==> trial 46: inputs <==
==> flow/design.v (excerpt) <==
module axi_dma_controller #(
    parameter int ADDR_WD = 32,
    parameter int DATA_WD = 32,
    parameter int CHANNEL_COUNT = 8,  
    parameter int MAX_BURST_LEN = 16,  
    localparam int STRB_WD = DATA_WD / 8
) (
    input wire                    clk,
    input wire                    rst,
    input wire                    cmd_valid,
    input wire [ADDR_WD-1:0]      cmd_src_addr,
    input wire [ADDR_WD-1:0]      cmd_dst_addr,
    input wire [1:0]              cmd_burst,
    input wire [ADDR_WD-1:0]      cmd_len,
    input wire [2:0]              cmd_size,
    output wire                   cmd_ready,
    output wire                   M_AXI_ARVALID,
    output wire [ADDR_WD-1:0]     M_AXI_ARADDR,
    output wire [7:0]             M_AXI_ARLEN,
    output wire [2:0]             M_AXI_ARSIZE,
    output wire [1:0]             M_AXI_ARBURST,
    input wire                    M_AXI_ARREADY,
    input wire                    M_AXI_RVALID,
    input wire [DATA_WD-1:0]      M_AXI_RDATA,
    input wire [1:0]              M_AXI_RRESP,
    input wire                    M_AXI_RLAST,
    output wire                   M_AXI_RREADY,
    output wire                   M_AXI_AWVALID,
    output wire [ADDR_WD-1:0]     M_AXI_AWADDR,
    output wire [7:0]             M_AXI_AWLEN,
    output wire [2:0]             M_AXI_AWSIZE,
    output wire [1:0]             M_AXI_AWBURST,
    input wire                    M_AXI_AWREADY,
    output wire                   M_AXI_WVALID,
    output wire [DATA_WD-1:0]     M_AXI_WDATA,
    output wire [STRB_WD-1:0]     M_AXI_WSTRB,
    output wire                   M_AXI_WLAST,
    input wire                    M_AXI_WREADY,
    input wire                    M_AXI_BVALID,
    input wire [1:0]              M_AXI_BRESP,
    output wire                   M_AXI_BREADY
);
make LEC_CHECK=0 ABC_AREA=0 CAP_MARGIN=25 CELL_PAD_IN_SITES_GLOBAL_PLACEMENT=1 CORE_MARGIN=9 CORE_UTILIZATION=21 GPL_ROUTABILITY_DRIVEN=1 HOLD_SLACK_MARGIN=0.23 MIN_ROUTING_LAYER=met2 PLACE_DENSITY_LB_ADDON=0.14 SETUP_SLACK_MARGIN=-0.17 SLEW_MARGIN=25 TNS_END_PERCENT=100 finish   # period 9.49 ns
run.sh (not shown) runs the stock make flow with config.mk's settings and CLKGATE_MAP_FILE=.
==> inputs of trial 6, as changes to trial 46 <==
==> flow/config.mk (replaced) <==
export PLATFORM = sky130hd
export DESIGN_NAME = axi_dma_controller
export DESIGN_NICKNAME = axi_dma_controller
export VERILOG_FILES = /design/flow/design.v
export SDC_FILE = /design/flow/constraint.sdc
export NUM_CORES = 4
export LEC_CHECK = 0
export ABC_AREA = 1
export CAP_MARGIN = 20
export CORE_MARGIN = 2
export CORE_UTILIZATION = 68
export CTS_CLUSTER_SIZE = 15
export HOLD_SLACK_MARGIN = 0.28
export SLEW_MARGIN = 20
==> flow/constraint.sdc (replaced) <==
create_clock -name core_clock -period 6.48 [get_ports {clk}]
set_input_delay 1.2960 -clock core_clock [delete_from_list [all_inputs] [get_ports {clk}]]
set_output_delay 1.2960 -clock core_clock [all_outputs]
set_load 0.01 [all_outputs]
==> inputs of build 55, as changes to trial 46 <==
==> flow/config.mk (replaced) <==
export PLATFORM = sky130hd
export DESIGN_NAME = axi_dma_controller
export DESIGN_NICKNAME = axi_dma_controller
export VERILOG_FILES = /design/flow/design.v
export SDC_FILE = /design/flow/constraint.sdc
export NUM_CORES = 4
export LEC_CHECK = 0
export CAP_MARGIN = 20
export CORE_MARGIN = 2
export CORE_UTILIZATION = 69
export CTS_CLUSTER_SIZE = 32
export SETUP_SLACK_MARGIN = 1.88
export SLEW_MARGIN = 20
==> flow/constraint.sdc (replaced) <==
create_clock -name core_clock -period 6.48 [get_ports {clk}]
set_input_delay 1.2960 -clock core_clock [delete_from_list [all_inputs] [get_ports {clk}]]
set_output_delay 1.2960 -clock core_clock [all_outputs]
set_load 0.01 [all_outputs]
==> summary of the runs <==
Against trial 46, the first-iteration DRC count of trial 6 is higher by 40%.
Count of clock-buffer cells in the layout: trial 46 is higher than trial 6 (54).
Against trial 46, the final cell count of trial 6 is smaller by about 9%.
Trial 46 finished but failed the layout checks on negative setup slack. Build 55 did not get past 5_1_grt (GRT-0116). Trial 6 finished with negative setup slack left.
Between trial 46 and trial 6, the lower setup slack is in trial 6 (gap 1.2 ns).
==> figures <==
metric                                                                              trial 6                  trial 46                build 55
Fin crit share                                                                       141.6%                    116.2%                       -
Clock network area share                                                             5.372%                    6.452%                       -
Yosys Instances                                                                        9482                      6355                    6355
Status                                                             finished with violations  finished with violations  stopped before the end
Stage where the flow stopped                                                              -                         -                 5_1_grt
Layout check failures                                                  negative setup slack      negative setup slack                       -
Data arrival at the endpoint of the critical path                                   7.88 ns                   9.13 ns                       -
Chip height                                                                   376.9 microns             684.2 microns           371.5 microns
Setup crit start kind                                                             flip-flop                 flip-flop                       -
Fraction of post-synthesis cell area in the top cell type by area                    51.57%                    52.33%                  52.33%
Total wire length after detailed routing                                     347000 microns            363600 microns                       -

==> run a: inputs <==
axi_dma_controller again, from the RTL that the note above started with.
clock: 12.0 ns
lec_check: 0
cap_margin: 35
core_margin: 3
core_utilization: 28
cts_cluster_diameter: 236
gpl_routability_driven: 0
place_density_lb_addon: 0.24
slew_margin: 20
==> inputs of run b, as changes to run a <==
- ABC_AREA: not set -> 1
- CAP_MARGIN: 35 -> 10
- CELL_PAD_IN_SITES_GLOBAL_PLACEMENT: not set -> 3
- CORE_MARGIN: 3 -> 2
- CORE_UTILIZATION: 28 -> 48
- CTS_CLUSTER_DIAMETER: 236 -> not set
- GPL_ROUTABILITY_DRIVEN: 0 -> not set
- PLACE_DENSITY_LB_ADDON: 0.24 -> 0.12
==> flow/constraint.sdc (replaced) <==
create_clock -name core_clock -period 8.29 [get_ports {clk}]
set_input_delay 1.6580 -clock core_clock [delete_from_list [all_inputs] [get_ports {clk}]]
set_output_delay 1.6580 -clock core_clock [all_outputs]
set_load 0.01 [all_outputs]
==> inputs of run c, as changes to run a <==
- ABC_AREA: not set -> 1
- CAP_MARGIN: 35 -> 20
- CORE_ASPECT_RATIO: not set -> 1.32
- CORE_MARGIN: 3 -> 2
- CORE_UTILIZATION: 28 -> 72
- CTS_CLUSTER_DIAMETER: 236 -> not set
- GPL_ROUTABILITY_DRIVEN: 0 -> not set
- PLACE_DENSITY_LB_ADDON: 0.24 -> not set
- TNS_END_PERCENT: not set -> 50
==> flow/constraint.sdc (replaced) <==
create_clock -name core_clock -period 4.18 [get_ports {clk}]
set_input_delay 0.8360 -clock core_clock [delete_from_list [all_inputs] [get_ports {clk}]]
set_output_delay 0.8360 -clock core_clock [all_outputs]
set_load 0.01 [all_outputs]
==> results <==
| metric | run a | run b | run c |
|---|---|---|---|
| Result of the run | no timing/DRC/antenna violations | failed layout checks | did not finish |
| Last stage reached | - | - | global routing (5_1_grt) |
| Violated checks | - | negative setup slack | - |
| Reg2Reg Depth | 48 | 58 | - |
| Launch instance of the worst register-to-register path | i_wr.i_req_gen.wr_req_size_reg[2]$_DFFE_PP0P_ | i_wr.i_req_gen.wr_req_size_reg[0]$_DFFE_PP0P_ | - |
| Slew at the pin closest to its max-slew limit | 0.956 ns | 1.15 ns | - |
| Critical path required time | 9.60 ns | 6.63 ns | - |
| Non-filler cells, final | 11400 | 13200 | - |
| Number of optimization iterations in the first detailed-route pass | 9 | 6 | - |
| Clock transition at the registers of the reported paths | 0.06 ns | 0.06 ns | - |
| Final critical-path share of the clock period | 0.955 | 1.16 | - |
| Die height | 583 um | 448 um | 420 um |
| Die area | 0.340 sq mm | 0.201 sq mm | 0.134 sq mm |
| Post-synthesis average cell area | 14.7 sq um | 9.97 sq um | 9.97 sq um |
| Final worst-path setup slack | 0.541 ns | -1.29 ns | - |

==> v24 <==
axi_dma_controller again, from the RTL that the note above started with.
// axi_dma_controller
module axi_dma_controller #(
    parameter int ADDR_WD = 32,
    parameter int DATA_WD = 32,
    parameter int CHANNEL_COUNT = 8,  
    parameter int MAX_BURST_LEN = 16,  
    localparam int STRB_WD = DATA_WD / 8
) (
    input wire                    clk,
    input wire                    rst,
    input wire                    cmd_valid,
    input wire [ADDR_WD-1:0]      cmd_src_addr,
    input wire [ADDR_WD-1:0]      cmd_dst_addr,
    input wire [1:0]              cmd_burst,
    input wire [ADDR_WD-1:0]      cmd_len,
    input wire [2:0]              cmd_size,
    output wire                   cmd_ready,
    output wire                   M_AXI_ARVALID,
    output wire [ADDR_WD-1:0]     M_AXI_ARADDR,
    output wire [7:0]             M_AXI_ARLEN,
    output wire [2:0]             M_AXI_ARSIZE,
    output wire [1:0]             M_AXI_ARBURST,
    input wire                    M_AXI_ARREADY,
    input wire                    M_AXI_RVALID,
    input wire [DATA_WD-1:0]      M_AXI_RDATA,
    input wire [1:0]              M_AXI_RRESP,
    input wire                    M_AXI_RLAST,
    output wire                   M_AXI_RREADY,
    output wire                   M_AXI_AWVALID,
    output wire [ADDR_WD-1:0]     M_AXI_AWADDR,
    output wire [7:0]             M_AXI_AWLEN,
    output wire [2:0]             M_AXI_AWSIZE,
    output wire [1:0]             M_AXI_AWBURST,
    input wire                    M_AXI_AWREADY,
    output wire                   M_AXI_WVALID,
    output wire [DATA_WD-1:0]     M_AXI_WDATA,
    output wire [STRB_WD-1:0]     M_AXI_WSTRB,
    output wire                   M_AXI_WLAST,
    input wire                    M_AXI_WREADY,
    input wire                    M_AXI_BVALID,
    input wire [1:0]              M_AXI_BRESP,
    output wire                   M_AXI_BREADY
);
export LEC_CHECK = 0
export ABC_AREA = 0
export CAP_MARGIN = 35
export CELL_PAD_IN_SITES_DETAIL_PLACEMENT = 0
export CELL_PAD_IN_SITES_GLOBAL_PLACEMENT = 1
export CORE_MARGIN = 2
export CORE_UTILIZATION = 71
export GPL_ROUTABILITY_DRIVEN = 1
export GPL_TIMING_DRIVEN = 1
export PLACE_DENSITY_LB_ADDON = 0.09
export SLEW_MARGIN = 20
export TNS_END_PERCENT = 45
create_clock -name core_clock -period 12.1 [get_ports {clk}]
==> v16 (differences from v24) <==
==> flow/config.mk (replaced) <==
export PLATFORM = sky130hd
export DESIGN_NAME = axi_dma_controller
export DESIGN_NICKNAME = axi_dma_controller
export VERILOG_FILES = /design/flow/design.v
export SDC_FILE = /design/flow/constraint.sdc
export NUM_CORES = 4
export LEC_CHECK = 0
export CAP_MARGIN = 20
export CORE_MARGIN = 2
export CORE_UTILIZATION = 61
export CTS_CLUSTER_SIZE = 37
export SETUP_SLACK_MARGIN = 1.83
export SLEW_MARGIN = 20
==> flow/constraint.sdc (replaced) <==
create_clock -name core_clock -period 6.48 [get_ports {clk}]
set_input_delay 1.2960 -clock core_clock [delete_from_list [all_inputs] [get_ports {clk}]]
set_output_delay 1.2960 -clock core_clock [all_outputs]
set_load 0.01 [all_outputs]
==> notes <==
v16 completed and failed the layout checks on negative setup slack. v24 failed in global routing. In area after synthesis, v16 and v24 do not differ. Of v24 and v16, v16 has the higher die size (gap about 14%, measured against v16). Synthesized cell count is the same in v24 and v16.
==> figures <==
Result of the run: v24 aborted with a tool error; v16 finished with violations
Failing step: v24 global routing; v16 -
Violated checks: v24 -; v16 negative setup slack
Post-place setup slack: v24 0.0777 ns; v16 -3.48 ns
Row Count: v24 132; v16 143
Post-CTS repair timing setup buffer count: v24 3; v16 104
Fp util: v24 0.718; v16 0.613
Resized Gates After CTS: v24 69; v16 376
Gpl congestion: v24 0.906; v16 0.915
Placed standard-cell area: v24 0.0990 mm²; v16 0.106 mm²
Clock buffers created by TritonCTS: v24 191; v16 195
Count of placed standard cells including taps: v24 8,227; v16 9,192

==> inputs of lagoon <==
Starting RTL as in the previous note.
make LEC_CHECK=0 CAP_MARGIN=20 CORE_ASPECT_RATIO=0.71 CORE_MARGIN=2 CORE_UTILIZATION=70 CTS_CLUSTER_SIZE=24 GPL_ROUTABILITY_DRIVEN=1 GPL_TIMING_DRIVEN=1 MAX_ROUTING_LAYER=met5 PLACE_DENSITY_LB_ADDON=0.01 SETUP_SLACK_MARGIN=-0.49 SLEW_MARGIN=10 finish   # period 6.42 ns
==> onyx: changes against lagoon <==
Settings changed: CELL_PAD_IN_SITES_DETAIL_PLACEMENT set to 0, CELL_PAD_IN_SITES_GLOBAL_PLACEMENT set to 2, CORE_ASPECT_RATIO 0.71 to 1.17, CORE_MARGIN 2 to 9, CORE_UTILIZATION 70 to 28, CTS_CLUSTER_SIZE 24 to 15, GPL_ROUTABILITY_DRIVEN 1 to 0, PLACE_DENSITY set to 0.41, PLACE_DENSITY_LB_ADDON 0.01 to not set, SETUP_SLACK_MARGIN -0.49 to 1.08, SLEW_MARGIN 10 to 20.
==> qor summary <==
Detailed Place HPWL: onyx 229000 microns; lagoon 194000 microns
Floorplan utilization: onyx 28.2%; lagoon 70.7%
Post-CTS setup buffer count: onyx 151; lagoon 126
Area of the chip: onyx 354000 sq um; lagoon 136000 sq um
Standard cell area after detailed placement: onyx 111000 sq um; lagoon 106000 sq um
Clock tree buffer depth: onyx 4; lagoon 3
Average cell area after synthesis: onyx 14.7 sq um; lagoon 14.7 sq um
Post-synth EDFFs: onyx 1624; lagoon 1624
Number of cells after detailed placement: onyx 11700; lagoon 9009
Post-Place Setup Slack: onyx -4.17 ns; lagoon -3.85 ns
Core ar.: onyx 331000 sq um; lagoon 132000 sq um
Most frequently used cell type in the post-synthesis netlist: onyx sky130_fd_sc_hd__edfxtp_1; lagoon sky130_fd_sc_hd__edfxtp_1
Number of I/O pins: onyx 279; lagoon 279
Cell total in the yosys stat output: onyx 6355; lagoon 6355
Yosys stat area: onyx 93200 sq um; lagoon 93200 sq um
Outcome: onyx finished with violations; lagoon did not finish
Failing step: onyx -; lagoon 5_1_grt
Layout check failures: onyx negative setup slack; lagoon -
CTS Root Buffer Type: onyx sky130_fd_sc_hd__clkbuf_16; lagoon sky130_fd_sc_hd__clkbuf_16
Number of buffers created by CTS: onyx 229; lagoon 176
Row count: onyx 228; lagoon 112
Total of flip-flops plus latches after synthesis: onyx 1989; lagoon 1989
Resized Gates After CTS: onyx 373; lagoon 396
Height of the die: onyx 642 microns; lagoon 311 microns
Die span in x: onyx 551 microns; lagoon 437 microns
Netlist Area Pre-Place: onyx 93200 sq um; lagoon 93200 sq um
Top area contributor share: onyx 52.3%; lagoon 52.3%

==> job 8824 <==
Starting RTL as in the previous note.
## axi_dma_controller
module axi_dma_controller #(
    parameter int ADDR_WD = 32,
    parameter int DATA_WD = 32,
    parameter int CHANNEL_COUNT = 8,  
    parameter int MAX_BURST_LEN = 16,  
    localparam int STRB_WD = DATA_WD / 8
) (
    input wire                    clk,
    input wire                    rst,
    input wire                    cmd_valid,
    input wire [ADDR_WD-1:0]      cmd_src_addr,
    input wire [ADDR_WD-1:0]      cmd_dst_addr,
    input wire [1:0]              cmd_burst,
    input wire [ADDR_WD-1:0]      cmd_len,
    input wire [2:0]              cmd_size,
    output wire                   cmd_ready,
    output wire                   M_AXI_ARVALID,
    output wire [ADDR_WD-1:0]     M_AXI_ARADDR,
    output wire [7:0]             M_AXI_ARLEN,
    output wire [2:0]             M_AXI_ARSIZE,
    output wire [1:0]             M_AXI_ARBURST,
    input wire                    M_AXI_ARREADY,
    input wire                    M_AXI_RVALID,
    input wire [DATA_WD-1:0]      M_AXI_RDATA,
    input wire [1:0]              M_AXI_RRESP,
    input wire                    M_AXI_RLAST,
    output wire                   M_AXI_RREADY,
    output wire                   M_AXI_AWVALID,
    output wire [ADDR_WD-1:0]     M_AXI_AWADDR,
    output wire [7:0]             M_AXI_AWLEN,
    output wire [2:0]             M_AXI_AWSIZE,
    output wire [1:0]             M_AXI_AWBURST,
    input wire                    M_AXI_AWREADY,
    output wire                   M_AXI_WVALID,
    output wire [DATA_WD-1:0]     M_AXI_WDATA,
    output wire [STRB_WD-1:0]     M_AXI_WSTRB,
    output wire                   M_AXI_WLAST,
    input wire                    M_AXI_WREADY,
    input wire                    M_AXI_BVALID,
    input wire [1:0]              M_AXI_BRESP,
    output wire                   M_AXI_BREADY
);
Settings: LEC_CHECK=0, ABC_AREA=1, CAP_MARGIN=10, CELL_PAD_IN_SITES_GLOBAL_PLACEMENT=3, CORE_MARGIN=3, CORE_UTILIZATION=48, PLACE_DENSITY_LB_ADDON=0.02, SLEW_MARGIN=20, TNS_END_PERCENT=85; clock period 8.29 ns.
==> inputs of job 3789, as changes to job 8824 <==
==> flow/config.mk (replaced) <==
export PLATFORM = sky130hd
export DESIGN_NAME = axi_dma_controller
export DESIGN_NICKNAME = axi_dma_controller
export VERILOG_FILES = /design/flow/design.v
export SDC_FILE = /design/flow/constraint.sdc
export NUM_CORES = 4
export LEC_CHECK = 0
export CAP_MARGIN = 20
export CORE_MARGIN = 2
export CORE_UTILIZATION = 40
export SLEW_MARGIN = 20
==> flow/constraint.sdc (replaced) <==
create_clock -name core_clock -period 11.7 [get_ports {clk}]
set_input_delay 2.3400 -clock core_clock [delete_from_list [all_inputs] [get_ports {clk}]]
set_output_delay 2.3400 -clock core_clock [all_outputs]
set_load 0.01 [all_outputs]
==> inputs of job 8819, as changes to job 8824 <==
==> flow/config.mk (replaced) <==
export PLATFORM = sky130hd
export DESIGN_NAME = axi_dma_controller
export DESIGN_NICKNAME = axi_dma_controller
export VERILOG_FILES = /design/flow/design.v
export SDC_FILE = /design/flow/constraint.sdc
export NUM_CORES = 4
export LEC_CHECK = 0
export CAP_MARGIN = 20
export CORE_MARGIN = 2
export CORE_UTILIZATION = 70
export SLEW_MARGIN = 20
==> flow/constraint.sdc (replaced) <==
create_clock -name core_clock -period 11.7 [get_ports {clk}]
set_input_delay 2.3400 -clock core_clock [delete_from_list [all_inputs] [get_ports {clk}]]
set_output_delay 2.3400 -clock core_clock [all_outputs]
set_load 0.01 [all_outputs]
==> impl_metrics.csv <==
group,metric,value,unit
global_routing,grt_use_met3,0.0886,
clock_network,clk_latency,0.87,ns
status,status,"no timing/DRC/antenna violations",
placed_design,placed_area,0.0992,mm^2
timing,worst_slack,0.412,ns
yosys,yosys_area,0.0932,mm^2
setup_path,cpMaxStageDelayCell,"fa_1",
The numbers above come from job 8819.

==> impl_metrics.csv <==
group,metric,value,unit
timing,worst_slack,0.515,ns
setup_path,cpMaxStageDelayCell,"clkdlybuf4s50_1",
yosys,ys_sh_adder,0.0394,
global_routing,grt_use_met3,0.0321,
status,status,"no timing/DRC/antenna violations",
floorplanning,well_tap_count,3043,
yosys,yosys_area,0.0932,mm^2
placed_design,placed_area,0.101,mm^2
The numbers above come from job 3789.

==> impl_metrics.csv <==
group,metric,value,unit
clock_network,clk_latency,0.88,ns
timing,worst_slack,-1.16,ns
status,status,"failed layout checks",
global_routing,grt_use_met3,0.0434,
setup_path,cpMaxStageDelayCell,"fa_1",
status,violations,"setup timing",
timing,finalSetupViolCount,9,
The numbers above come from job 8824.

